// systolic_top
module systolic_top (
    input  logic         i_clk,
    input  logic         i_nrst,
    input  logic         i_reg_clear,
    input  logic         i_pe_en,
    input  logic         i_psum_out_en,
    input  logic [1:0]   i_mode,
    input  logic [63:0]  i_ifmap,    
    input  logic [7:0]   i_weight,
    output logic [127:0] o_ofmap     
);
clock: 10.0 ns
lec_check: 0
cap_margin: 20
cell_pad_in_sites_global_placement: 3
core_aspect_ratio: 0.65
core_margin: 2
core_utilization: 40
slew_margin: 25
tns_end_percent: 95
run.sh (not shown) runs the stock make flow with config.mk's settings and CLKGATE_MAP_FILE=.
The first run produced a clean layout.
Edit:
--- a/flow/config.mk
+++ b/flow/config.mk
@@ -9,2 +8,0 @@
-export CELL_PAD_IN_SITES_GLOBAL_PLACEMENT = 3
-export CORE_ASPECT_RATIO = 0.65
@@ -12,3 +10,2 @@
-export CORE_UTILIZATION = 40
-export SLEW_MARGIN = 25
-export TNS_END_PERCENT = 95
+export CORE_UTILIZATION = 65
+export SLEW_MARGIN = 20
==> flow/constraint.sdc (replaced) <==
create_clock -name core_clock -period 7.83 [get_ports {i_clk}]
set_input_delay 1.5660 -clock core_clock [delete_from_list [all_inputs] [get_ports {i_clk}]]
set_output_delay 1.5660 -clock core_clock [all_outputs]
set_load 0.01 [all_outputs]
What happened: This time the run completed and failed the layout checks on capacitance limit, slew limit, setup timing. Power went up by well over a third. Combinational power went up by well over a third. Global-route usage went up by 20 points. Routed wire length went up by well over a third.
Edit:
--- a/flow/config.mk
+++ b/flow/config.mk
@@ -10 +10,4 @@
-export CORE_UTILIZATION = 65
+export CORE_UTILIZATION = 72
+export CTS_CLUSTER_DIAMETER = 371
+export CTS_CLUSTER_SIZE = 99
+export PLACE_DENSITY = 0.38
==> flow/constraint.sdc (replaced) <==
create_clock -name core_clock -period 5.51 [get_ports {i_clk}]
set_input_delay 1.1020 -clock core_clock [delete_from_list [all_inputs] [get_ports {i_clk}]]
set_output_delay 1.1020 -clock core_clock [all_outputs]
set_load 0.01 [all_outputs]
With this change the flow aborted during clock tree synthesis.
Die area goes down by about 10%.
Synthesized area is unchanged.
Synthesized cell count stays the same.
Edit:
--- a/flow/config.mk
+++ b/flow/config.mk
@@ -11,3 +11 @@
-export CTS_CLUSTER_DIAMETER = 371
-export CTS_CLUSTER_SIZE = 99
-export PLACE_DENSITY = 0.38
+export CTS_CLUSTER_DIAMETER = 66
@@ -14,0 +13 @@
+export TNS_END_PERCENT = 10
==> flow/constraint.sdc (replaced) <==
create_clock -name core_clock -period 7.83 [get_ports {i_clk}]
set_input_delay 1.5660 -clock core_clock [delete_from_list [all_inputs] [get_ports {i_clk}]]
set_output_delay 1.5660 -clock core_clock [all_outputs]
set_load 0.01 [all_outputs]
Now the flow ended with an error in global routing with GRT-0116.
Synthesized area does not change.
Die size stays the same.
Synthesized cell count is unchanged.
Edit:
--- a/flow/config.mk
+++ b/flow/config.mk
@@ -10,2 +10,2 @@
-export CORE_UTILIZATION = 72
-export CTS_CLUSTER_DIAMETER = 66
+export CORE_UTILIZATION = 57
+export CTS_CLUSTER_SIZE = 99
@@ -13 +12,0 @@
-export TNS_END_PERCENT = 10
==> flow/constraint.sdc (replaced) <==
create_clock -name core_clock -period 5.51 [get_ports {i_clk}]
set_input_delay 1.1020 -clock core_clock [delete_from_list [all_inputs] [get_ports {i_clk}]]
set_output_delay 1.1020 -clock core_clock [all_outputs]
set_load 0.01 [all_outputs]
Effect: With this change the flow produced a layout that fails on setup timing; synthesized cell count stays the same; die area goes up by 26%; area after synthesis does not change.

systolic_top again, from the RTL that the note above started with.
export LEC_CHECK = 0
export CAP_MARGIN = 10
export CELL_PAD_IN_SITES_DETAIL_PLACEMENT = 0
export CELL_PAD_IN_SITES_GLOBAL_PLACEMENT = 0
export CORE_MARGIN = 2
export CORE_UTILIZATION = 72
export CTS_CLUSTER_DIAMETER = 379
export CTS_CLUSTER_SIZE = 17
export GPL_TIMING_DRIVEN = 1
export MAX_ROUTING_LAYER = met4
export PLACE_DENSITY = 0.35
export SETUP_SLACK_MARGIN = 1.73
export SLEW_MARGIN = 20
create_clock -name core_clock -period 5.95 [get_ports {i_clk}]
The starting point died in clock tree synthesis (4_1_cts).
Then changed:
CAP_MARGIN = 20   (was 10)
CELL_PAD_IN_SITES_DETAIL_PLACEMENT = unset   (was 0)
CELL_PAD_IN_SITES_GLOBAL_PLACEMENT = unset   (was 0)
CORE_UTILIZATION = 66   (was 72)
CTS_CLUSTER_DIAMETER = unset   (was 379)
CTS_CLUSTER_SIZE = 40   (was 17)
GPL_TIMING_DRIVEN = unset   (was 1)
PLACE_DENSITY = unset   (was 0.35)
SETUP_SLACK_MARGIN = unset   (was 1.73)
clock period = 7.79 ns   (was 5.95 ns; I/O delays follow)
Now the flow never finished: it broke off in global routing (5_1_grt), error GRT-0232; area after synthesis does not change; die area went up by 9.0%; synthesized cell count stays the same.
Then changed:
CAP_MARGIN = 15   (was 20)
CORE_UTILIZATION = 72   (was 66)
PLACE_DENSITY = 0.66   (was unset)
SETUP_SLACK_MARGIN = 1.27   (was unset)
clock period = 9.25 ns   (was 7.79 ns; I/O delays follow)
Result: This time the run ran to the end with violations: max-capacitance violations, max-slew violations, negative setup slack. Synthesized area is unchanged. Die size decreases by 8.2%. Synthesized cell count is unchanged.
Then changed:
CAP_MARGIN = 20   (was 15)
CORE_UTILIZATION = 61   (was 72)
CTS_CLUSTER_SIZE = unset   (was 40)
MAX_ROUTING_LAYER = unset   (was met4)
PLACE_DENSITY = unset   (was 0.66)
SETUP_SLACK_MARGIN = unset   (was 1.27)
clock period = 7.79 ns   (was 9.25 ns; I/O delays follow)
With this change the flow completed and failed the layout checks on negative setup slack.
Synthesized area stays the same.
Setup slack degrades by 35 ps.
Design area is higher by 8.7%.
Clock skew is lower by 22 ps.
Via count is lower by 5.0%.

systolic_top again, from the RTL that the note above started with.
clock: 11.6 ns
lec_check: 0
cap_margin: 0
cell_pad_in_sites_detail_placement: 2
cell_pad_in_sites_global_placement: 3
core_aspect_ratio: 0.78
core_margin: 5
core_utilization: 48
gpl_routability_driven: 1
max_routing_layer: met4
min_routing_layer: met2
slew_margin: 25
tns_end_percent: 95
The starting point ended with an error in global placement without I/O.
Change:
- CAP_MARGIN: 0 -> 20
- CELL_PAD_IN_SITES_DETAIL_PLACEMENT: 2 -> not set
- CELL_PAD_IN_SITES_GLOBAL_PLACEMENT: 3 -> not set
- CORE_ASPECT_RATIO: 0.78 -> not set
- CORE_MARGIN: 5 -> 2
- CORE_UTILIZATION: 48 -> 57
- GPL_ROUTABILITY_DRIVEN: 1 -> not set
- MAX_ROUTING_LAYER: met4 -> not set
- MIN_ROUTING_LAYER: met2 -> not set
- SLEW_MARGIN: 25 -> 20
- TNS_END_PERCENT: 95 -> not set
- clock period: 11.6 -> 5.44 ns (I/O delays scaled with it)
This time the run ran to the end with violations: setup timing.
Die size falls by 19%.
Synthesized cell count does not change.
Synthesized area stays the same.
Change:
- CORE_UTILIZATION: 57 -> 40
- SLEW_MARGIN: 20 -> 0
- TNS_END_PERCENT: not set -> 95
- clock period: 5.44 -> 10.0 ns (I/O delays scaled with it)
The new run finished with timing, DRC and antenna clean.
Clock-buffer cell count is lower by 8.
Power is lower by 58%.
Setup slack gains 2.6 ns.
Worst hold slack hardly moves.
Register-to-register slack gains 3.9 ns.
Power and IR drop assume default switching activity.
